==> job 4860 <==
==> flow/design.v <==
module distortion_correction #(
    parameter DATA_WIDTH = 16,
    parameter H_RES = 1280,
    parameter V_RES = 720
)(
    input clk,
    input rst_n,
    input [15:0] fx, fy,       
    input [15:0] cx, cy,       
    input [15:0] k1, k2, k3,   
    input valid_params,
    input [DATA_WIDTH-1:0] vin_data,
    input vin_de, vin_vs, vin_hs,
    input [9:0] pixel_x, pixel_y,
    output reg [DATA_WIDTH-1:0] vout_data,
    output reg vout_de, vout_vs, vout_hs,
    input [15:0] ram_rd_data,
    output reg [19:0] ram_rd_addr,
    output reg ram_rd_en
);
    localparam IDLE = 2'b00;
    localparam CALC = 2'b01;
    localparam WAIT = 2'b10;
    localparam OUT  = 2'b11;
    reg [1:0] state, next_state;
    reg signed [15:0] x_norm, y_norm;       
    reg signed [31:0] x2, y2, r2;           
    reg signed [31:0] r4, r6;               
    reg signed [31:0] distortion_factor;    
    reg signed [15:0] x_distorted, y_distorted;   
    reg [9:0] corrected_x, corrected_y;     
    reg [9:0] px_d1, py_d1, px_d2, py_d2;
    reg de_d1, vs_d1, hs_d1;
    reg de_d2, vs_d2, hs_d2;
    reg de_d3, vs_d3, hs_d3;
    reg [2:0] calc_cnt;
    always @(posedge clk or negedge rst_n) begin
        if (!rst_n) begin
            state <= IDLE;
        end else begin
            state <= next_state;
        end
    end
    always @(*) begin
        case (state)
            IDLE: next_state = (vin_de && valid_params) ? CALC : IDLE;
            CALC: next_state = (calc_cnt == 3'd4) ? WAIT : CALC;
            WAIT: next_state = OUT;
            OUT:  next_state = IDLE;
            default: next_state = IDLE;
        endcase
    end
    always @(posedge clk or negedge rst_n) begin
        if (!rst_n) begin
            calc_cnt <= 0;
            x_norm <= 0; y_norm <= 0;
            x2 <= 0; y2 <= 0; r2 <= 0;
            r4 <= 0; r6 <= 0;
            distortion_factor <= 0;
            x_distorted <= 0; y_distorted <= 0;
            corrected_x <= 0; corrected_y <= 0;
        end else begin
            case (state)
                IDLE: begin
                    calc_cnt <= 0;
                    if (vin_de && valid_params) begin
                        x_norm <= (pixel_x - cx);
                        y_norm <= (pixel_y - cy);
                    end
                end
                CALC: begin
                    calc_cnt <= calc_cnt + 1;
                    case (calc_cnt)
                        3'd0: begin
                            x2 <= x_norm * x_norm;
                            y2 <= y_norm * y_norm;
                        end
                        3'd1: begin
                            r2 <= x2 + y2;
                        end
                        3'd2: begin
                            r4 <= (r2 * r2) >> 16;   
                            r6 <= (r2 * r2 * r2) >> 24;
                        end
                        3'd3: begin
                            distortion_factor <= 32'h10000 + 
                                               ((k1 * r2) >> 8) + 
                                               ((k2 * r4) >> 8) + 
                                               ((k3 * r6) >> 8);
                        end
                        3'd4: begin
                            x_distorted <= (x_norm * distortion_factor) >> 16;
                            y_distorted <= (y_norm * distortion_factor) >> 16;
                        end
                    endcase
                end
                WAIT: begin
                    corrected_x <= cx + x_distorted;
                    corrected_y <= cy + y_distorted;
                end
                default: begin
                    calc_cnt <= 0;
                end
            endcase
        end
    end
    wire in_bounds = (corrected_x < H_RES) && (corrected_y < V_RES) && 
                    (corrected_x >= 0) && (corrected_y >= 0);
    always @(posedge clk or negedge rst_n) begin
        if (!rst_n) begin
            px_d1 <= 0; py_d1 <= 0; px_d2 <= 0; py_d2 <= 0;
            de_d1 <= 0; vs_d1 <= 0; hs_d1 <= 0;
            de_d2 <= 0; vs_d2 <= 0; hs_d2 <= 0;
            de_d3 <= 0; vs_d3 <= 0; hs_d3 <= 0;
            ram_rd_addr <= 0;
            ram_rd_en <= 0;
            vout_data <= 0;
            vout_de <= 0; vout_vs <= 0; vout_hs <= 0;
        end else begin
            px_d1 <= pixel_x; py_d1 <= pixel_y;
            px_d2 <= px_d1;   py_d2 <= py_d1;
            de_d1 <= vin_de; vs_d1 <= vin_vs; hs_d1 <= vin_hs;
            de_d2 <= de_d1;  vs_d2 <= vs_d1;  hs_d2 <= hs_d1;
            de_d3 <= de_d2;  vs_d3 <= vs_d2;  hs_d3 <= hs_d2;
            if (state == OUT) begin
                if (valid_params && de_d3 && in_bounds) begin
                    ram_rd_addr <= corrected_y * H_RES + corrected_x;
                    ram_rd_en <= 1'b1;
                end else begin
                    ram_rd_addr <= py_d2 * H_RES + px_d2;
                    ram_rd_en <= de_d3;
                end
            end else begin
                ram_rd_en <= 1'b0;
            end
            vout_data <= ram_rd_data;
            vout_de <= de_d3;
            vout_vs <= vs_d3;
            vout_hs <= hs_d3;
        end
    end
endmodule
==> flow/run.sh <==
#!/bin/bash
# the make line also repeats each setting of config.mk as NAME=value (left out here)
make -C /OpenROAD-flow-scripts/flow DESIGN_CONFIG=/design/flow/config.mk WORK_HOME=/design/flow/orfs CLKGATE_MAP_FILE= finish
==> flow/config.mk <==
export PLATFORM = sky130hd
export DESIGN_NAME = distortion_correction
export DESIGN_NICKNAME = distortion_correction
export VERILOG_FILES = /design/flow/design.v
export SDC_FILE = /design/flow/constraint.sdc
export NUM_CORES = 4
export LEC_CHECK = 0
export ABC_AREA = 0
export CAP_MARGIN = 30
export CELL_PAD_IN_SITES_DETAIL_PLACEMENT = 2
export CELL_PAD_IN_SITES_GLOBAL_PLACEMENT = 3
export CORE_ASPECT_RATIO = 1.1
export CORE_MARGIN = 2
export CORE_UTILIZATION = 28
export CTS_CLUSTER_DIAMETER = 400
export GPL_ROUTABILITY_DRIVEN = 0
export MAX_ROUTING_LAYER = met4
export MIN_ROUTING_LAYER = met2
export SLEW_MARGIN = 20
==> flow/constraint.sdc <==
create_clock -name core_clock -period 28.1 [get_ports {clk}]
set_input_delay 5.6200 -clock core_clock [delete_from_list [all_inputs] [get_ports {clk}]]
set_output_delay 5.6200 -clock core_clock [all_outputs]
set_load 0.01 [all_outputs]
==> job 8131 (differences from job 4860) <==
Settings changed: ABC_AREA 0 to 1, CAP_MARGIN 30 to 15, CELL_PAD_IN_SITES_DETAIL_PLACEMENT 2 to default, CELL_PAD_IN_SITES_GLOBAL_PLACEMENT 3 to default, CORE_ASPECT_RATIO 1.1 to default, CORE_UTILIZATION 28 to 72, CTS_CLUSTER_DIAMETER 400 to 223, GPL_ROUTABILITY_DRIVEN 0 to default, MAX_ROUTING_LAYER met4 to default, MIN_ROUTING_LAYER met2 to default, SETUP_SLACK_MARGIN from default to 2.79.
==> flow/constraint.sdc (replaced) <==
create_clock -name core_clock -period 10.5 [get_ports {clk}]
set_input_delay 2.1000 -clock core_clock [delete_from_list [all_inputs] [get_ports {clk}]]
set_output_delay 2.1000 -clock core_clock [all_outputs]
set_load 0.01 [all_outputs]
==> job 1464 (differences from job 4860) <==
Settings changed: ABC_AREA 0 to default, CAP_MARGIN 30 to 20, CELL_PAD_IN_SITES_DETAIL_PLACEMENT 2 to 1, CELL_PAD_IN_SITES_GLOBAL_PLACEMENT 3 to 1, CORE_ASPECT_RATIO 1.1 to 0.74, CORE_MARGIN 2 to 3, CORE_UTILIZATION 28 to 60, CTS_CLUSTER_DIAMETER 400 to default, GPL_ROUTABILITY_DRIVEN 0 to default, PLACE_DENSITY_LB_ADDON from default to 0.15, TNS_END_PERCENT from default to 90.
==> flow/constraint.sdc (replaced) <==
create_clock -name core_clock -period 20.0 [get_ports {clk}]
set_input_delay 4.0000 -clock core_clock [delete_from_list [all_inputs] [get_ports {clk}]]
set_output_delay 4.0000 -clock core_clock [all_outputs]
set_load 0.01 [all_outputs]
==> summary of the runs <==
- Job 1464 produced a clean layout. Job 8131 completed and failed the layout checks on setup timing. Job 4860 went through all stages and came out clean.
- In job 8131 the core utilization is higher than in job 1464, by 18 points.
- Non-clock buffer count: job 1464 < job 4860 < job 8131.
- In job 8131 the sequential share of layout area is lower than in job 4860, by 0.45 points.
- Maximum frequency, highest first: job 8131, job 1464, job 4860.
- Against job 1464, the synthesized area of job 8131 is higher by about 4%.
- Clock-buffer cell count: job 1464 < job 8131 < job 4860.
- In job 4860 the first-iteration DRC count is higher than in job 8131, by about 17%.
- In flip-flop count, job 1464 and job 4860 do not differ.
- Final area: job 8131 is larger than job 4860 (about 7%).
- In synthesized cell count, job 1464 and job 4860 do not differ.
==> figures <==
quantity                                                                   job 1464                    job 8131                  job 4860
Final weighted congestion in routability-driven placement                     0.981                       0.980                         -
Routed wire length                                                        330000 um                   314000 um                 363000 um
Measured slew at the worst slew-check pin                                   1190 ps                     1200 ps                   1040 ps
Run status                                                  complete, no violations  complete, but fails checks   complete, no violations
Layout check failures                                                             -                setup timing                         -
CTS Buf Count                                                                    39                          41                        46
Total iterations of the first detailed-routing run                               13                          17                         6
Finish-stage setup viols                                                          0                           8                         0
R2R Path End                                                      r6[7]$_DFFE_PN0P_           r6[6]$_DFFE_PN0P_         r6[7]$_DFFE_PN0P_
Fraction of area in registers                                                 7.41%                       6.66%                     7.11%
Critical path startpoint                                          r2[2]$_DFFE_PN0P_           r2[3]$_DFFE_PN0P_         r2[4]$_DFFE_PN0P_
Vias per inst                                                                  7.77                        5.64                      6.09
Slowest stage cell on the critical path                    sky130_fd_sc_hd__dfrtp_2       sky130_fd_sc_hd__fa_1    sky130_fd_sc_hd__buf_4
Worst Hold Slack                                                             325 ps                      346 ps                    337 ps
Logic share of the area                                                       75.9%                       70.4%                     73.0%
Final Net Count                                                               14198                       16780                     14272
Multiplexer share of the synthesized area                                    0.775%                     0.0108%                    0.775%
Final clock period utilization by the worst path                              83.8%                        118%                     62.2%
Routed wirelength normalized by instance count                              25.1 um                     20.5 um                   22.9 um
Count of plain and timing-repair buffers                                        315                        1012                       382
Crit path top cell by count                                   sky130_fd_sc_hd__fa_1       sky130_fd_sc_hd__fa_1  sky130_fd_sc_hd__xnor2_1
Worst reg2reg path depth                                                         53                          46                        59

---

==> 02-07: inputs <==
RTL: the design.v shown in full above, as it stands there.
Settings: LEC_CHECK=0, ABC_AREA=1, CAP_MARGIN=35, CORE_MARGIN=2, CORE_UTILIZATION=72, CTS_CLUSTER_DIAMETER=206, CTS_CLUSTER_SIZE=15, HOLD_SLACK_MARGIN=0.28, PLACE_DENSITY_LB_ADDON=0.01, SETUP_SLACK_MARGIN=-0.56, SLEW_MARGIN=20; clock period 9.9 ns.
run.sh (not shown) runs the stock make flow with config.mk's settings and CLKGATE_MAP_FILE=.
==> 10-03: changes against 02-07 <==
Settings changed: ABC_AREA 1 to not set, CAP_MARGIN 35 to 20, CELL_PAD_IN_SITES_DETAIL_PLACEMENT set to 0, CORE_ASPECT_RATIO set to 0.62, CORE_UTILIZATION 72 to 23, CTS_CLUSTER_DIAMETER 206 to 327, CTS_CLUSTER_SIZE 15 to not set, HOLD_SLACK_MARGIN 0.28 to not set, MAX_ROUTING_LAYER set to met4, PLACE_DENSITY_LB_ADDON 0.01 to 0.21, SETUP_SLACK_MARGIN -0.56 to 4.05.
==> flow/constraint.sdc (replaced) <==
create_clock -name core_clock -period 26.0 [get_ports {clk}]
set_input_delay 5.2000 -clock core_clock [delete_from_list [all_inputs] [get_ports {clk}]]
set_output_delay 5.2000 -clock core_clock [all_outputs]
set_load 0.01 [all_outputs]
==> 10-25: changes against 02-07 <==
Settings changed: ABC_AREA 1 to not set, CAP_MARGIN 35 to 20, CORE_UTILIZATION 72 to 52, CTS_CLUSTER_DIAMETER 206 to not set, CTS_CLUSTER_SIZE 15 to not set, HOLD_SLACK_MARGIN 0.28 to not set, PLACE_DENSITY_LB_ADDON 0.01 to not set, SETUP_SLACK_MARGIN -0.56 to not set.
==> flow/constraint.sdc (replaced) <==
create_clock -name core_clock -period 11.4 [get_ports {clk}]
set_input_delay 2.2800 -clock core_clock [delete_from_list [all_inputs] [get_ports {clk}]]
set_output_delay 2.2800 -clock core_clock [all_outputs]
set_load 0.01 [all_outputs]
==> qor summary <==
item	10-25	10-03	02-07
Status	failed layout checks	complete, no violations	failed layout checks
Violated checks	setup timing	-	setup timing
Fraction of cell area in non-clock buffers	6.29%	2.74%	7.70%
Synthesis-to-finish area growth	10.2%	9.98%	10.6%
Relative slew slack	33.8%	21.0%	29.4%
Number of H-tree levels	2	2	1
Synthesized instance count	10900	10900	12900
Logic depth of the worst path, buffers included	60	58	56
Global-route wire length before repair	445000 µm	484000 µm	508000 µm
Total Routing Usage GR	29.1%	14.8%	44.9%
Die ar.	197000 µm²	442000 µm²	148000 µm²
Most used routing layer	met2	met1	met2
CTS resizes	42	0	106
Cell at the slowest stage of the critical path	sky130_fd_sc_hd__fa_1	sky130_fd_sc_hd__dfrtp_2	sky130_fd_sc_hd__fa_1
Longest individual stage delay on the worst path	0.53 ns	0.70 ns	0.54 ns
Number of buffers and inverters on the critical path	10	9	20
Initial DRC Count	3714	4459	7269
Number of logic gates	7348	7348	8193
Setup repair after global routing missed its margin	true	false	true
Wire length per cell	19.8 µm	18.6 µm	20.8 µm
Clk Latency, worst-skew pair	0.68 ns	0.64 ns	0.65 ns
Fa+ha+maj area frac	57.2%	57.2%	55.0%
Fraction of synthesized area in multiplexers	0.775%	0.775%	0.0108%
Layout buffer count excluding clock buffers	818	345	1046
Path depth of the worst reg2reg path	60	58	56
Tool warnings	99	92	93
